==> job 7330: inputs <==
## microP
module microP(
    input clk,
    input reset,
    output [7:0] imem_addr,
    input [16:0] imem_data,
    output [7:0] dmem_addr,
    output [7:0] dmem_wdata,
    output dmem_we,
    input [7:0] dmem_rdata,
    input [7:0] data_in,
    output out_we,
    output [7:0] data_out_col,
    output [7:0] data_out_addr
    );
clock: 3.63 ns
lec_check: 0
cap_margin: 20
core_margin: 2
core_utilization: 70
cts_cluster_diameter: 77
cts_cluster_size: 32
slew_margin: 20
run.sh (not shown) runs the stock make flow with config.mk's settings and CLKGATE_MAP_FILE=.
==> job 2108 (differences from job 7330) <==
--- a/flow/config.mk
+++ b/flow/config.mk
@@ -9,5 +9,4 @@
 export CORE_MARGIN = 2
-export CORE_UTILIZATION = 70
-export CTS_CLUSTER_DIAMETER = 77
-export CTS_CLUSTER_SIZE = 32
+export CORE_UTILIZATION = 22
+export PLACE_DENSITY = 0.6
 export SLEW_MARGIN = 20
==> flow/constraint.sdc (replaced) <==
create_clock -name core_clock -period 4.5 [get_ports {clk}]
set_input_delay 0.9000 -clock core_clock [delete_from_list [all_inputs] [get_ports {clk}]]
set_output_delay 0.9000 -clock core_clock [all_outputs]
set_load 0.01 [all_outputs]
==> COMMIT_EDITMSG <==
Record implementation results from latest flow run

- The post-placement cell area is 11100 sq um.
- Post-place setup slack: 197 ps
* Final global-route overflow total: 0
- Global-route track usage on met1: 0.181
- Met2 Usage GRT: 0.211
* GR Util met3: 0.0235
- In this run the post-CTS setup repair buffer count came out at 0.
* Detailed Place HPWL: 22000 microns
* Outcome: complete, no violations
* Horizontal die size: 213 microns
* Die Y-Extent: 213 microns
- Summed over all routing layers, the global router reports a total usage of 0.132.
Source of the figures above: job 2108

==> COMMIT_EDITMSG <==
Refresh implementation metrics

- Global-route track usage on met1: 0.839
- For this run, global-route usage on met2 was measured as 1.01.
- Summing all multiplexer cells gives an area fraction of 0.119.
- Number of enable flip-flop cells: 110
- Post-place setup slack: -160 ps
- Per the synthesis report, the adder-cell share of the synthesized area is 0.0479.
* Most crowded layer after global routing: met2
- Per the run summary, the flow got no further than 5_1_grt.
- Outcome: aborted with a tool error
- GRT Total Usage: 0.847
* First Err: [ERROR GRT-0232] Routing congestion too high. Check the congestion heatmap in the GUI.
- After detailed placement, the total cell area comes to 11100 sq um.
- Detailed Place HPWL: 22900 microns
- The floorplan step set the die width to 121 microns.
- The die is 121 microns tall.
* Post-CTS Repair Setup Buffers: 8
Source of the figures above: job 7330



==> run H: inputs <==
Starting RTL as in the previous note.
clock: 3.18 ns
lec_check: 0
abc_area: 1
cap_margin: 20
cell_pad_in_sites_detail_placement: 2
core_margin: 9
core_utilization: 40
cts_cluster_diameter: 23
cts_cluster_size: 70
max_routing_layer: met4
place_density: 0.6
setup_slack_margin: 0.35
slew_margin: 10
tns_end_percent: 45
==> inputs of run R, as changes to run H <==
Settings changed: ABC_AREA 1 to not set, CELL_PAD_IN_SITES_DETAIL_PLACEMENT 2 to not set, CORE_MARGIN 9 to 2, CORE_UTILIZATION 40 to 71, CTS_CLUSTER_DIAMETER 23 to not set, CTS_CLUSTER_SIZE 70 to 40, MAX_ROUTING_LAYER met4 to not set, PLACE_DENSITY 0.6 to not set, SETUP_SLACK_MARGIN 0.35 to not set, SLEW_MARGIN 10 to 20, TNS_END_PERCENT 45 to not set.
==> flow/constraint.sdc (replaced) <==
create_clock -name core_clock -period 2.01 [get_ports {clk}]
set_input_delay 0.4020 -clock core_clock [delete_from_list [all_inputs] [get_ports {clk}]]
set_output_delay 0.4020 -clock core_clock [all_outputs]
set_load 0.01 [all_outputs]
==> results <==
Run R did not get past 4_1_cts. Run H stopped in 4_1_cts on DPL-0033.
Die size: run R is lower than run H (about 50%).
In run H the synthesized cell count is higher than in run R, by about 40%.
Against run R, the area after synthesis of run H is higher by about 1.7%.
==> figures <==
|  | run R | run H |
|---|---|---|
| Status | did not finish | did not finish |
| Last stage reached | 4_1_cts | 4_1_cts |
| Number of different library cells in the post-synthesis netlist | 85 | 44 |
| Placer Congestion | 1.11 | 0.925 |
| Area of the die | 14500 sq um | 30400 sq um |
| Yosys top cell area share | 0.344 | 0.338 |
| Die X | 120 um | 174 um |
| Initial cell density of the core | 0.726 | 0.411 |
| Area fraction in compound gates after synthesis | 0.159 | 0.103 |
| Simple share | 0.146 | 0.294 |
| Std-Cell Rows | 42 | 56 |


==> inputs of nickel <==
microP again, from the RTL that the note above started with.
clock: 2.01 ns
lec_check: 0
abc_area: 1
cap_margin: 0
core_margin: 2
core_utilization: 72
cts_cluster_diameter: 379
cts_cluster_size: 72
gpl_routability_driven: 0
place_density_lb_addon: 0.01
setup_slack_margin: 0.25
slew_margin: 40
==> delta (differences from nickel) <==
CAP_MARGIN = 20   (was 0)
CTS_CLUSTER_DIAMETER = unset   (was 379)
CTS_CLUSTER_SIZE = 98   (was 72)
GPL_ROUTABILITY_DRIVEN = unset   (was 0)
PLACE_DENSITY = 0.6   (was unset)
PLACE_DENSITY_LB_ADDON = unset   (was 0.01)
SETUP_SLACK_MARGIN = unset   (was 0.25)
SLEW_MARGIN = 20   (was 40)
==> flow/constraint.sdc (replaced) <==
create_clock -name core_clock -period 3.18 [get_ports {clk}]
set_input_delay 0.6360 -clock core_clock [delete_from_list [all_inputs] [get_ports {clk}]]
set_output_delay 0.6360 -clock core_clock [all_outputs]
set_load 0.01 [all_outputs]
==> sierra (differences from nickel) <==
ABC_AREA = unset   (was 1)
CAP_MARGIN = 20   (was 0)
CORE_ASPECT_RATIO = 1.05   (was unset)
CORE_UTILIZATION = 59   (was 72)
CTS_CLUSTER_DIAMETER = unset   (was 379)
CTS_CLUSTER_SIZE = unset   (was 72)
GPL_ROUTABILITY_DRIVEN = unset   (was 0)
PLACE_DENSITY_LB_ADDON = unset   (was 0.01)
SETUP_SLACK_MARGIN = unset   (was 0.25)
SLEW_MARGIN = 20   (was 40)
==> flow/constraint.sdc (replaced) <==
create_clock -name core_clock -period 5.0 [get_ports {clk}]
set_input_delay 1.0000 -clock core_clock [delete_from_list [all_inputs] [get_ports {clk}]]
set_output_delay 1.0000 -clock core_clock [all_outputs]
set_load 0.01 [all_outputs]
==> comparison <==
- delta failed in global routing (5_1_grt), error GRT-0183. sierra completed with no timing, DRC or antenna violations. nickel stopped in clock tree synthesis (4_1_cts) (DPL-0038).
- Of delta and sierra, delta has the higher synthesized cell count (gap 38%, measured against sierra).
- Area after synthesis is the same in delta and nickel.
- Against delta, the die size of sierra is higher by 19%.
